Design fixed_point_alu, start of the top module:
module fixed_point_alu (
    input clk,
    input rst,
    input [1:0] op,           
    input signed [15:0] a,    
    input signed [15:0] b,    
    output reg signed [23:0] out,   
    output reg overflow       
);
For scale: about 61 I/O pins.
Settings: LEC_CHECK=0, ABC_AREA=1, CAP_MARGIN=20, CORE_MARGIN=2, CORE_UTILIZATION=69, CTS_CLUSTER_DIAMETER=332, CTS_CLUSTER_SIZE=96, SLEW_MARGIN=20, TNS_END_PERCENT=5; clock period 34.2 ns.
run.sh (not shown) runs the stock make flow with config.mk's settings and CLKGATE_MAP_FILE=.
The baseline did not get past 4_1_cts on DPL-0033.
Edit:
- CORE_UTILIZATION: 69 -> 65
- CTS_CLUSTER_SIZE: 96 -> 64
- SETUP_SLACK_MARGIN: not set -> -1.31
- TNS_END_PERCENT: 5 -> 35
- clock period: 34.2 -> 54.5 ns (I/O delays scaled with it)
- With this change the flow did not get past 5_1_grt
- synthesized cell count is unchanged
- area after synthesis does not change
- die size climbs by about 6%
Edit:
- CORE_UTILIZATION: 65 -> 70
- CTS_CLUSTER_DIAMETER: 332 -> 190
- CTS_CLUSTER_SIZE: 64 -> 24
- SETUP_SLACK_MARGIN: -1.31 -> not set
- TNS_END_PERCENT: 35 -> not set
- clock period: 54.5 -> 13.1 ns (I/O delays scaled with it)
With this change the flow did not get past 4_1_cts on DPL-0033.
Synthesized cell count does not change.
Die area shrinks by 7.0%.
Synthesized area does not change.
Edit:
- ABC_AREA: 1 -> not set
- CORE_UTILIZATION: 70 -> 30
- CTS_CLUSTER_DIAMETER: 190 -> not set
- CTS_CLUSTER_SIZE: 24 -> not set
- clock period: 13.1 -> 63.1 ns (I/O delays scaled with it)
After rerunning: Now the flow finished clean. Die area came out higher by well over a third. Area after synthesis came out higher by a few percent. Synthesized cell count came out lower by a little under a tenth.
Edit:
- ABC_AREA: not set -> 1
- CORE_UTILIZATION: 30 -> 68
- CTS_CLUSTER_DIAMETER: not set -> 336
- CTS_CLUSTER_SIZE: not set -> 33
- clock period: 63.1 -> 53.2 ns (I/O delays scaled with it)
After rerunning: With this change the flow aborted during 5_1_grt (GRT-0116); die size falls by 56%; area after synthesis falls by 2.6%; synthesized cell count rises by 9.3%.
Edit:
- ABC_AREA: 1 -> not set
- CORE_UTILIZATION: 68 -> 66
- clock period: 53.2 -> 56.0 ns (I/O delays scaled with it)
Result: The changed run completed and failed the layout checks on negative setup slack; area after synthesis increases by a few percent; die size rises by a few percent; synthesized cell count is lower by a little under a tenth.

== the baseline ==
Starting RTL as in the previous note.
make LEC_CHECK=0 ABC_AREA=1 CAP_MARGIN=20 CORE_ASPECT_RATIO=1.26 CORE_MARGIN=2 CORE_UTILIZATION=68 CTS_CLUSTER_DIAMETER=331 CTS_CLUSTER_SIZE=21 MAX_ROUTING_LAYER=met5 PLACE_DENSITY=0.62 SETUP_SLACK_MARGIN=-2.0 SLEW_MARGIN=20 TNS_END_PERCENT=95 finish   # period 53.6 ns
Status: the baseline FAILED at clock tree synthesis (tool error)
Input-level comparison between the candidate and the baseline:
==> flow/config.mk <==
export PLATFORM = sky130hd
export DESIGN_NAME = fixed_point_alu
export DESIGN_NICKNAME = fixed_point_alu
export VERILOG_FILES = /design/flow/design.v
export SDC_FILE = /design/flow/constraint.sdc
export NUM_CORES = 4
export LEC_CHECK = 0
export CAP_MARGIN = 20
export CORE_MARGIN = 2
export CORE_UTILIZATION = 40
export SLEW_MARGIN = 20
==> flow/constraint.sdc <==
create_clock -name core_clock -period 60.0 [get_ports {clk}]
set_input_delay 12.0000 -clock core_clock [delete_from_list [all_inputs] [get_ports {clk}]]
set_output_delay 12.0000 -clock core_clock [all_outputs]
set_load 0.01 [all_outputs]
==> comparison <==
The flow did not stop early for the candidate: all stages ran, and the layout cleared the timing, design-rule and antenna checks. Total cell area reported by yosys after synthesis of the candidate exceeds that of the baseline by a few percent. The candidate falls short of the baseline in synthesized area. Between the baseline and the candidate, number of library cell types mapped by synthesis increased. Delta(height of the chip, the candidate - the baseline) > 0. The run showing the greater number of standard cells after synthesis is the baseline.

fixed_point_alu again, from the RTL that the note above started with.
Settings: LEC_CHECK=0, CAP_MARGIN=20, CORE_MARGIN=2, CORE_UTILIZATION=70, CTS_CLUSTER_DIAMETER=343, CTS_CLUSTER_SIZE=33, MAX_ROUTING_LAYER=met4, SETUP_SLACK_MARGIN=2.15, SLEW_MARGIN=20, TNS_END_PERCENT=5; clock period 56.0 ns.
The baseline ended with an error in global routing, error GRT-0232.
Then changed:
==> flow/config.mk (replaced) <==
export PLATFORM = sky130hd
export DESIGN_NAME = fixed_point_alu
export DESIGN_NICKNAME = fixed_point_alu
export VERILOG_FILES = /design/flow/design.v
export SDC_FILE = /design/flow/constraint.sdc
export NUM_CORES = 4
export LEC_CHECK = 0
export CAP_MARGIN = 20
export CORE_MARGIN = 2
export CORE_UTILIZATION = 19
export SLEW_MARGIN = 20
==> flow/constraint.sdc (replaced) <==
create_clock -name core_clock -period 59.0 [get_ports {clk}]
set_input_delay 11.8000 -clock core_clock [delete_from_list [all_inputs] [get_ports {clk}]]
set_output_delay 11.8000 -clock core_clock [all_outputs]
set_load 0.01 [all_outputs]
The changed run finished clean.
Synthesized cell count is unchanged.
Die size went up to 3.6 times its value.
Synthesized area does not change.
Then changed:
--- a/flow/config.mk
+++ b/flow/config.mk
@@ -6,6 +6,8 @@
 export NUM_CORES = 4
 export LEC_CHECK = 0
+export ABC_AREA = 1
 export CAP_MARGIN = 20
 export CORE_MARGIN = 2
-export CORE_UTILIZATION = 19
+export CORE_UTILIZATION = 68
+export CTS_CLUSTER_SIZE = 98
 export SLEW_MARGIN = 20
==> flow/constraint.sdc (replaced) <==
create_clock -name core_clock -period 78.6 [get_ports {clk}]
set_input_delay 15.7200 -clock core_clock [delete_from_list [all_inputs] [get_ports {clk}]]
set_output_delay 15.7200 -clock core_clock [all_outputs]
set_load 0.01 [all_outputs]
Effect:
- utilization rises by 47 points
- non-clock buffer count is lower by 345
- global-route usage goes up by 24 points
- wire length decreases by 32%
- worst hold slack gets better by 3.9 ns
Then changed:
--- a/flow/config.mk
+++ b/flow/config.mk
@@ -6,8 +6,9 @@
 export NUM_CORES = 4
 export LEC_CHECK = 0
-export ABC_AREA = 1
 export CAP_MARGIN = 20
 export CORE_MARGIN = 2
-export CORE_UTILIZATION = 68
+export CORE_UTILIZATION = 40
+export CTS_CLUSTER_DIAMETER = 386
 export CTS_CLUSTER_SIZE = 98
 export SLEW_MARGIN = 20
+export TNS_END_PERCENT = 5
==> flow/constraint.sdc (replaced) <==
create_clock -name core_clock -period 60.0 [get_ports {clk}]
set_input_delay 12.0000 -clock core_clock [delete_from_list [all_inputs] [get_ports {clk}]]
set_output_delay 12.0000 -clock core_clock [all_outputs]
set_load 0.01 [all_outputs]
=> The changed run went through all stages and came out clean; wire length rises by well over a third; die area rises by well over a third; sequential share of layout area falls by 0.27 points; area after synthesis rises by a few percent; cell area rises by about a fifth; via count rises by roughly a tenth; worst setup slack degrades by 4.4 ns; utilization falls by 24 points.
Then changed:
--- a/flow/config.mk
+++ b/flow/config.mk
@@ -6,9 +6,8 @@
 export NUM_CORES = 4
 export LEC_CHECK = 0
+export ABC_AREA = 1
 export CAP_MARGIN = 20
 export CORE_MARGIN = 2
-export CORE_UTILIZATION = 40
-export CTS_CLUSTER_DIAMETER = 386
-export CTS_CLUSTER_SIZE = 98
+export CORE_UTILIZATION = 62
+export CTS_CLUSTER_SIZE = 96
 export SLEW_MARGIN = 20
-export TNS_END_PERCENT = 5
==> flow/constraint.sdc (replaced) <==
create_clock -name core_clock -period 34.2 [get_ports {clk}]
set_input_delay 6.8400 -clock core_clock [delete_from_list [all_inputs] [get_ports {clk}]]
set_output_delay 6.8400 -clock core_clock [all_outputs]
set_load 0.01 [all_outputs]
Result:
- The new run did not get past global routing on GRT-0116
- die size fell by 37%
- synthesized area goes down by about 2.6%
- synthesized cell count rose by 9.3%
Then changed:
--- a/flow/config.mk
+++ b/flow/config.mk
@@ -9,5 +9,6 @@
 export CAP_MARGIN = 20
 export CORE_MARGIN = 2
-export CORE_UTILIZATION = 62
-export CTS_CLUSTER_SIZE = 96
+export CORE_UTILIZATION = 71
+export CTS_CLUSTER_SIZE = 100
+export PLACE_DENSITY = 0.37
 export SLEW_MARGIN = 20
==> flow/constraint.sdc (replaced) <==
create_clock -name core_clock -period 41.7 [get_ports {clk}]
set_input_delay 8.3400 -clock core_clock [delete_from_list [all_inputs] [get_ports {clk}]]
set_output_delay 8.3400 -clock core_clock [all_outputs]
set_load 0.01 [all_outputs]
Outcome:
- The changed run failed in clock tree synthesis (DPL-0038)
- synthesized area does not change
- die size drops by 12%
- synthesized cell count stays the same

wip/maple:
Starting RTL as in the previous note.
make LEC_CHECK=0 ABC_AREA=1 CAP_MARGIN=20 CORE_MARGIN=2 CORE_UTILIZATION=65 CTS_CLUSTER_DIAMETER=50 PLACE_DENSITY_LB_ADDON=0.04 SETUP_SLACK_MARGIN=-1.31 SLEW_MARGIN=20 TNS_END_PERCENT=35 finish   # period 54.5 ns
wip/maple did not finish; a tool error ended it in 5_1_grt.
## Diff of input files: wip/pepper against wip/maple
- ABC_AREA: 1 -> unset
- PLACE_DENSITY_LB_ADDON: 0.04 -> unset
- SETUP_SLACK_MARGIN: -1.31 -> unset
- TNS_END_PERCENT: 35 -> unset
- CORE_UTILIZATION: 65 -> 40
- CTS_CLUSTER_DIAMETER: 50 -> unset
- the clock period (ns, I/O delays scaled along): 54.5 -> 59.0
Results
Across wip/maple and wip/pepper, a clean result was obtained everywhere but in wip/maple. Changes observed in wip/pepper relative to wip/maple: synthesized instance count shows a reduction of about 9%. When the final numbers for wip/pepper and wip/maple were put side by side, the yosys stat chip area turned out to be greater in wip/pepper. Relative to wip/maple, wip/pepper degrades area of the core. [compare] base=wip/maple new=wip/pepper: starting density of the core down 26 points, die area up about 66%. Against wip/maple, area after synthesis in wip/pepper came out worse. Compared wip/pepper vs wip/maple, and post-detailed-placement half-perimeter wirelength is up in wip/pepper. Between wip/pepper and wip/maple, it is wip/pepper whose cell count listed in synth_stat.txt is lower, by 376.
The inputs of wip/zinc differ from those of wip/pepper as listed below.
- putting ABC_AREA at 1 where nothing was set
- putting MAX_ROUTING_LAYER at met5 where nothing was set
- putting GPL_ROUTABILITY_DRIVEN at 1 where nothing was set
- swapping 20 for 25 in CAP_MARGIN
- swapping 59.0 for 60.0 in the clock period (ns, I/O delays scaled along)
- Against wip/pepper, the final cell area of wip/zinc is higher.
- From wip/pepper to wip/zinc the numbers moved as follows: netlist area before placement dropped 2.6%; met2 demand-to-capacity share in global routing shows a reduction of 8.0 points; number of instances in the synthesized netlist climbed 376; violation count after the first detailed-route iteration went down 829.
The inputs of wip/xenon differ from those of wip/zinc as listed below.
- GPL_TIMING_DRIVEN now 0, previously not set
- TNS_END_PERCENT now 15, previously not set
- CAP_MARGIN now 0, was 25
- SETUP_SLACK_MARGIN now -2.0, previously not set
- GPL_ROUTABILITY_DRIVEN now 0, was 1
Results
wip/xenon: complete, dirty (negative setup slack). Summary: with wip/zinc as the reference, final cell count in wip/xenon moved down by a little under 10%. Delta (wip/xenon minus wip/zinc): maximum frequency went down 3.7%; met1 demand-to-capacity share in global routing -1.3 points; delay of the slowest critical-path stage now sits higher.

## oak
Starting RTL as in the previous note.
clock: 13.1 ns
lec_check: 0
abc_area: 0
cap_margin: 20
core_margin: 2
core_utilization: 70
cts_cluster_diameter: 190
cts_cluster_size: 24
hold_slack_margin: 0.29
setup_slack_margin: 1.62
slew_margin: 20
oak failed in clock tree synthesis with DPL-0038.
[inputs] pine vs oak
- removing HOLD_SLACK_MARGIN (formerly 0.29)
- changing CORE_UTILIZATION from 70 to 72
- changing SETUP_SLACK_MARGIN from 1.62 to 1.79
==> results <==
The runs compared here, oak and pine, all ended either early or with open violations.
oak terminated abnormally: clock tree synthesis reported DPL-0038.
Delta(die width, pine - oak) < 0
Going from oak to pine, die span in y fell by 1.4%; placer's final routability congestion estimate rose by 4.7%; complex-gate fraction of the synthesized area stayed essentially flat.
Floorplan check, pine vs oak: die outline smaller in pine

The RTL this note starts from:
==> flow/design.v <==
module fixed_point_alu (
    input clk,
    input rst,
    input [1:0] op,           
    input signed [15:0] a,    
    input signed [15:0] b,    
    output reg signed [23:0] out,   
    output reg overflow       
);
    localparam Q8_MAX_POS = 16'sh7FFF;    
    localparam Q8_MAX_NEG = 16'sh8000;    
    localparam Q16_MAX_POS = 24'sh7FFFFF;  
    localparam Q16_MAX_NEG = 24'sh800000;  
    reg signed [31:0] mul_result;   
    reg signed [23:0] add_sub_result;
    always @(posedge clk or posedge rst) begin
        if (rst) begin
            out <= 0;
            overflow <= 0;
        end else begin
            case (op)
                2'b00: begin
                    add_sub_result = a + b;
                    if ((a > 0 && b > 0 && add_sub_result < 0) || 
                        (a < 0 && b < 0 && add_sub_result > 0)) begin
                        overflow <= 1;
                        out <= (a[15] == 1) ? Q16_MAX_NEG : Q16_MAX_POS;
                    end else begin
                        overflow <= 0;
                        out <= { {8{add_sub_result[15]}}, add_sub_result };  
                    end
                end
                2'b01: begin
                    add_sub_result = a - b;
                    if ((a > 0 && b < 0 && add_sub_result < 0) || 
                        (a < 0 && b > 0 && add_sub_result > 0)) begin
                        overflow <= 1;
                        out <= (a[15] == 1) ? Q16_MAX_NEG : Q16_MAX_POS;
                    end else begin
                        overflow <= 0;
                        out <= { {8{add_sub_result[15]}}, add_sub_result };  
                    end
                end
               2'b10: begin
    mul_result = a * b;   
    if ($signed(mul_result[31:8]) > $signed(Q16_MAX_POS)) begin
        overflow <= 1;
        out <= Q16_MAX_POS;
    end else if ($signed(mul_result[31:8]) < $signed(Q16_MAX_NEG)) begin
        overflow <= 1;
        out <= Q16_MAX_NEG;
    end else begin
        overflow <= 0;
        out <= mul_result[31:8];   
    end
end
                2'b11: begin
                    if (b == 0) begin   
                        overflow <= 1;
                        out <= (a[15] == 1) ? Q16_MAX_NEG : Q16_MAX_POS;
                    end else begin
                        out <= (a << 8) / b;
                        overflow <= 0;
                    end
                end
                default: begin
                    out <= 0;
                    overflow <= 0;
                end
            endcase
        end
    end
endmodule
==> flow/config.mk <==
export PLATFORM = sky130hd
export DESIGN_NAME = fixed_point_alu
export DESIGN_NICKNAME = fixed_point_alu
export VERILOG_FILES = /design/flow/design.v
export SDC_FILE = /design/flow/constraint.sdc
export NUM_CORES = 4
export LEC_CHECK = 0
export CAP_MARGIN = 20
export CORE_ASPECT_RATIO = 1.26
export CORE_MARGIN = 2
export CORE_UTILIZATION = 68
export CTS_CLUSTER_SIZE = 21
export MAX_ROUTING_LAYER = met5
export PLACE_DENSITY = 0.62
export SETUP_SLACK_MARGIN = -2.0
export SLEW_MARGIN = 20
export TNS_END_PERCENT = 95
==> flow/constraint.sdc <==
create_clock -name core_clock -period 57.9 [get_ports {clk}]
set_input_delay 11.5800 -clock core_clock [delete_from_list [all_inputs] [get_ports {clk}]]
set_output_delay 11.5800 -clock core_clock [all_outputs]
set_load 0.01 [all_outputs]
The baseline finished with setup timing left.
Change:
--- a/flow/config.mk
+++ b/flow/config.mk
@@ -11,6 +11,7 @@
 export CORE_UTILIZATION = 68
+export CTS_CLUSTER_DIAMETER = 338
 export CTS_CLUSTER_SIZE = 21
 export MAX_ROUTING_LAYER = met5
-export PLACE_DENSITY = 0.62
-export SETUP_SLACK_MARGIN = -2.0
+export PLACE_DENSITY = 0.66
+export SETUP_SLACK_MARGIN = 5.0
 export SLEW_MARGIN = 20
=> This time the run never finished: it broke off in global routing (5_1_grt); synthesized cell count is unchanged; die size does not change; area after synthesis does not change.
Change:
==> flow/config.mk (replaced) <==
export PLATFORM = sky130hd
export DESIGN_NAME = fixed_point_alu
export DESIGN_NICKNAME = fixed_point_alu
export VERILOG_FILES = /design/flow/design.v
export SDC_FILE = /design/flow/constraint.sdc
export NUM_CORES = 4
export LEC_CHECK = 0
export CAP_MARGIN = 20
export CORE_ASPECT_RATIO = 0.5
export CORE_MARGIN = 9
export CORE_UTILIZATION = 32
export CTS_CLUSTER_DIAMETER = 241
export CTS_CLUSTER_SIZE = 89
export HOLD_SLACK_MARGIN = 0.23
export MAX_ROUTING_LAYER = met5
export PLACE_DENSITY = 0.63
export SETUP_SLACK_MARGIN = -1.81
export SLEW_MARGIN = 20
export TNS_END_PERCENT = 5
Now the flow ran to the end with violations: setup timing.
Die area rises by about 130%.
Synthesized area is unchanged.
Synthesized cell count is unchanged.
Change:
==> flow/config.mk (replaced) <==
export PLATFORM = sky130hd
export DESIGN_NAME = fixed_point_alu
export DESIGN_NICKNAME = fixed_point_alu
export VERILOG_FILES = /design/flow/design.v
export SDC_FILE = /design/flow/constraint.sdc
export NUM_CORES = 4
export LEC_CHECK = 0
export CAP_MARGIN = 20
export CORE_ASPECT_RATIO = 1.26
export CORE_MARGIN = 2
export CORE_UTILIZATION = 68
export CTS_CLUSTER_SIZE = 21
export MAX_ROUTING_LAYER = met5
export PLACE_DENSITY = 0.62
export SETUP_SLACK_MARGIN = 5.0
export SLEW_MARGIN = 20
export TNS_END_PERCENT = 5
Now the flow failed in global routing (5_1_grt).
Area after synthesis is unchanged.
Die area came out lower by 57%.
Synthesized cell count stays the same.
